Design SP, start of the top module:
module SP(
	clk,
	rst_n,
	in_valid,
	in_data,
	in_mode,
	out_valid,
	out_data
);
Size: ~11000 cells after synthesis, ~0.080 mm2 of cells after synthesis.
make LEC_CHECK=0 ABC_AREA=1 CAP_MARGIN=30 CORE_MARGIN=2 CORE_UTILIZATION=72 CTS_CLUSTER_DIAMETER=357 CTS_CLUSTER_SIZE=96 PLACE_DENSITY_LB_ADDON=0.0 SLEW_MARGIN=20 finish   # period 3.08 ns
run.sh (not shown) runs the stock make flow with config.mk's settings and CLKGATE_MAP_FILE=.
The starting point failed in 5_1_grt on GRT-0116.
Next try:
CAP_MARGIN = 20   (was 30)
CTS_CLUSTER_DIAMETER = not set   (was 357)
CTS_CLUSTER_SIZE = not set   (was 96)
PLACE_DENSITY_LB_ADDON = not set   (was 0.0)
SETUP_SLACK_MARGIN = 0.38   (was not set)
Outcome:
- The new run failed in 5_1_grt
- die size does not change
- synthesized cell count is unchanged
- synthesized area does not change

Starting RTL as in the previous note.
clock: 7.31 ns
lec_check: 0
cap_margin: 35
cell_pad_in_sites_detail_placement: 1
core_margin: 6
core_utilization: 40
cts_cluster_diameter: 275
cts_cluster_size: 100
gpl_routability_driven: 0
gpl_timing_driven: 0
place_density: 0.77
setup_slack_margin: -0.53
slew_margin: 20
The starting point aborted during 5_1_grt (GRT-0116).
Edit:
CAP_MARGIN = 20   (was 35)
CELL_PAD_IN_SITES_DETAIL_PLACEMENT = not set   (was 1)
CORE_MARGIN = 2   (was 6)
CTS_CLUSTER_DIAMETER = not set   (was 275)
CTS_CLUSTER_SIZE = not set   (was 100)
GPL_ROUTABILITY_DRIVEN = not set   (was 0)
GPL_TIMING_DRIVEN = not set   (was 0)
PLACE_DENSITY = not set   (was 0.77)
SETUP_SLACK_MARGIN = not set   (was -0.53)
clock period = 8.62 ns   (was 7.31 ns; I/O delays follow)
What happened: The new run passed the timing, DRC and antenna checks. Synthesized area does not change. Die size is lower by a few percent. Synthesized cell count stays the same.
Edit:
ABC_AREA = 1   (was not set)
CORE_UTILIZATION = 72   (was 40)
CTS_CLUSTER_DIAMETER = 357   (was not set)
clock period = 3.08 ns   (was 8.62 ns; I/O delays follow)
Result: Now the flow did not get past 5_1_grt; synthesized area goes up by 2.1%; synthesized cell count goes up by about 20%; die area goes down by about 43%.
Edit:
ABC_AREA = not set   (was 1)
CORE_UTILIZATION = 71   (was 72)
CTS_CLUSTER_DIAMETER = not set   (was 357)
PLACE_DENSITY_LB_ADDON = 0.0   (was not set)
clock period = 7.05 ns   (was 3.08 ns; I/O delays follow)
=> The new run finished with negative setup slack left; die size shrinks by 0.69%; area after synthesis shrinks by 2.1%; synthesized cell count shrinks by 16%.

Starting RTL as in the previous note.
Settings: LEC_CHECK=0, CAP_MARGIN=20, CELL_PAD_IN_SITES_DETAIL_PLACEMENT=0, CORE_ASPECT_RATIO=0.67, CORE_MARGIN=2, CORE_UTILIZATION=58, CTS_CLUSTER_SIZE=28, HOLD_SLACK_MARGIN=0.22, PLACE_DENSITY_LB_ADDON=0.04, SETUP_SLACK_MARGIN=3.18, SLEW_MARGIN=20, TNS_END_PERCENT=60; clock period 11.9 ns.
The starting point completed without violations.
Change:
ABC_AREA = 1   (was unset)
CORE_UTILIZATION = 64   (was 58)
CTS_CLUSTER_SIZE = 100   (was 28)
SETUP_SLACK_MARGIN = -0.56   (was 3.18)
clock period = 8.14 ns   (was 11.9 ns; I/O delays follow)
Outcome:
- Now the flow finished but failed the layout checks on setup timing
- register-to-register slack loses 3.7 ns
- worst setup slack got worse by 3.7 ns
- non-clock buffer count rose by 61
- via count is higher by about a fifth
- global-route usage goes up by 5.0 points
- core utilization came out higher by 6.3 points
Change:
ABC_AREA = unset   (was 1)
CELL_PAD_IN_SITES_DETAIL_PLACEMENT = unset   (was 0)
CORE_ASPECT_RATIO = unset   (was 0.67)
CORE_UTILIZATION = 70   (was 64)
CTS_CLUSTER_SIZE = unset   (was 100)
HOLD_SLACK_MARGIN = unset   (was 0.22)
MAX_ROUTING_LAYER = met4   (was unset)
PLACE_DENSITY_LB_ADDON = unset   (was 0.04)
SETUP_SLACK_MARGIN = unset   (was -0.56)
TNS_END_PERCENT = unset   (was 60)
clock period = 8.32 ns   (was 8.14 ns; I/O delays follow)
With this change the flow passed the timing, DRC and antenna checks.
Worst setup slack improves by 0.46 ns.
Die size fell by 10%.
Via count goes down by 10%.
Sequential share of layout area went up by 0.32 points.
Combinational power went down by 28%.
Area after synthesis shrinks by 2.1%.
Wire length is lower by 10%.
Clock power stays flat.
Change:
CORE_UTILIZATION = 72   (was 70)
CTS_CLUSTER_SIZE = 77   (was unset)
MAX_ROUTING_LAYER = unset   (was met4)
PLACE_DENSITY_LB_ADDON = 0.0   (was unset)
clock period = 7.24 ns   (was 8.32 ns; I/O delays follow)
- Now the flow finished but failed the layout checks on setup timing
- count of clock-buffer cells in the layout rose by 7
- critical path depth falls by 3
- register-to-register slack got worse by 0.64 ns
- clock power came out higher by 13%
- worst setup slack got worse by 0.64 ns
Change:
CORE_UTILIZATION = 40   (was 72)
CTS_CLUSTER_SIZE = unset   (was 77)
PLACE_DENSITY_LB_ADDON = unset   (was 0.0)
SETUP_SLACK_MARGIN = 2.45   (was unset)
clock period = 8.62 ns   (was 7.24 ns; I/O delays follow)
Result: The changed run finished with timing, DRC and antenna clean. Final cell count climbs by 6.3%. Cell area shrinks by 1.4%. Via count decreases by 8.9%.

SP again, from the RTL that the note above started with.
==> flow/config.mk <==
export PLATFORM = sky130hd
export DESIGN_NAME = SP
export DESIGN_NICKNAME = SP
export VERILOG_FILES = /design/flow/design.v
export SDC_FILE = /design/flow/constraint.sdc
export NUM_CORES = 4
export LEC_CHECK = 0
export ABC_AREA = 1
export CAP_MARGIN = 35
export CELL_PAD_IN_SITES_GLOBAL_PLACEMENT = 2
export CORE_ASPECT_RATIO = 0.55
export CORE_MARGIN = 2
export CORE_UTILIZATION = 40
export CTS_CLUSTER_SIZE = 25
export GPL_ROUTABILITY_DRIVEN = 0
export GPL_TIMING_DRIVEN = 0
export HOLD_SLACK_MARGIN = 0.08
export MAX_ROUTING_LAYER = met4
export SLEW_MARGIN = 0
==> flow/constraint.sdc <==
create_clock -name core_clock -period 9.0 [get_ports {clk}]
set_input_delay 1.8000 -clock core_clock [delete_from_list [all_inputs] [get_ports {clk}]]
set_output_delay 1.8000 -clock core_clock [all_outputs]
set_load 0.01 [all_outputs]
Next try:
ABC_AREA = default   (was 1)
CAP_MARGIN = 20   (was 35)
CELL_PAD_IN_SITES_GLOBAL_PLACEMENT = default   (was 2)
CORE_ASPECT_RATIO = default   (was 0.55)
CORE_UTILIZATION = 66   (was 40)
CTS_CLUSTER_SIZE = default   (was 25)
GPL_ROUTABILITY_DRIVEN = default   (was 0)
GPL_TIMING_DRIVEN = default   (was 0)
HOLD_SLACK_MARGIN = default   (was 0.08)
MAX_ROUTING_LAYER = default   (was met4)
SLEW_MARGIN = 20   (was 0)
clock period = 8.53 ns   (was 9.0 ns; I/O delays follow)
Outcome: Via count came out lower by 13%; non-clock buffer count came out lower by 259; die area came out lower by about 40%; critical path depth came out lower by 1; utilization came out higher by 27 points.
Next try:
CORE_UTILIZATION = 40   (was 66)
PLACE_DENSITY = 0.77   (was default)
SETUP_SLACK_MARGIN = 1.45   (was default)
clock period = 5.03 ns   (was 8.53 ns; I/O delays follow)
After rerunning: With this change the flow completed and failed the layout checks on setup timing; total power is higher by 150%; clock power is higher by 79%; final area is higher by 23%; worst hold slack loses 57 ps.
No activity file was given, so power comes from the tool's default toggle rates.
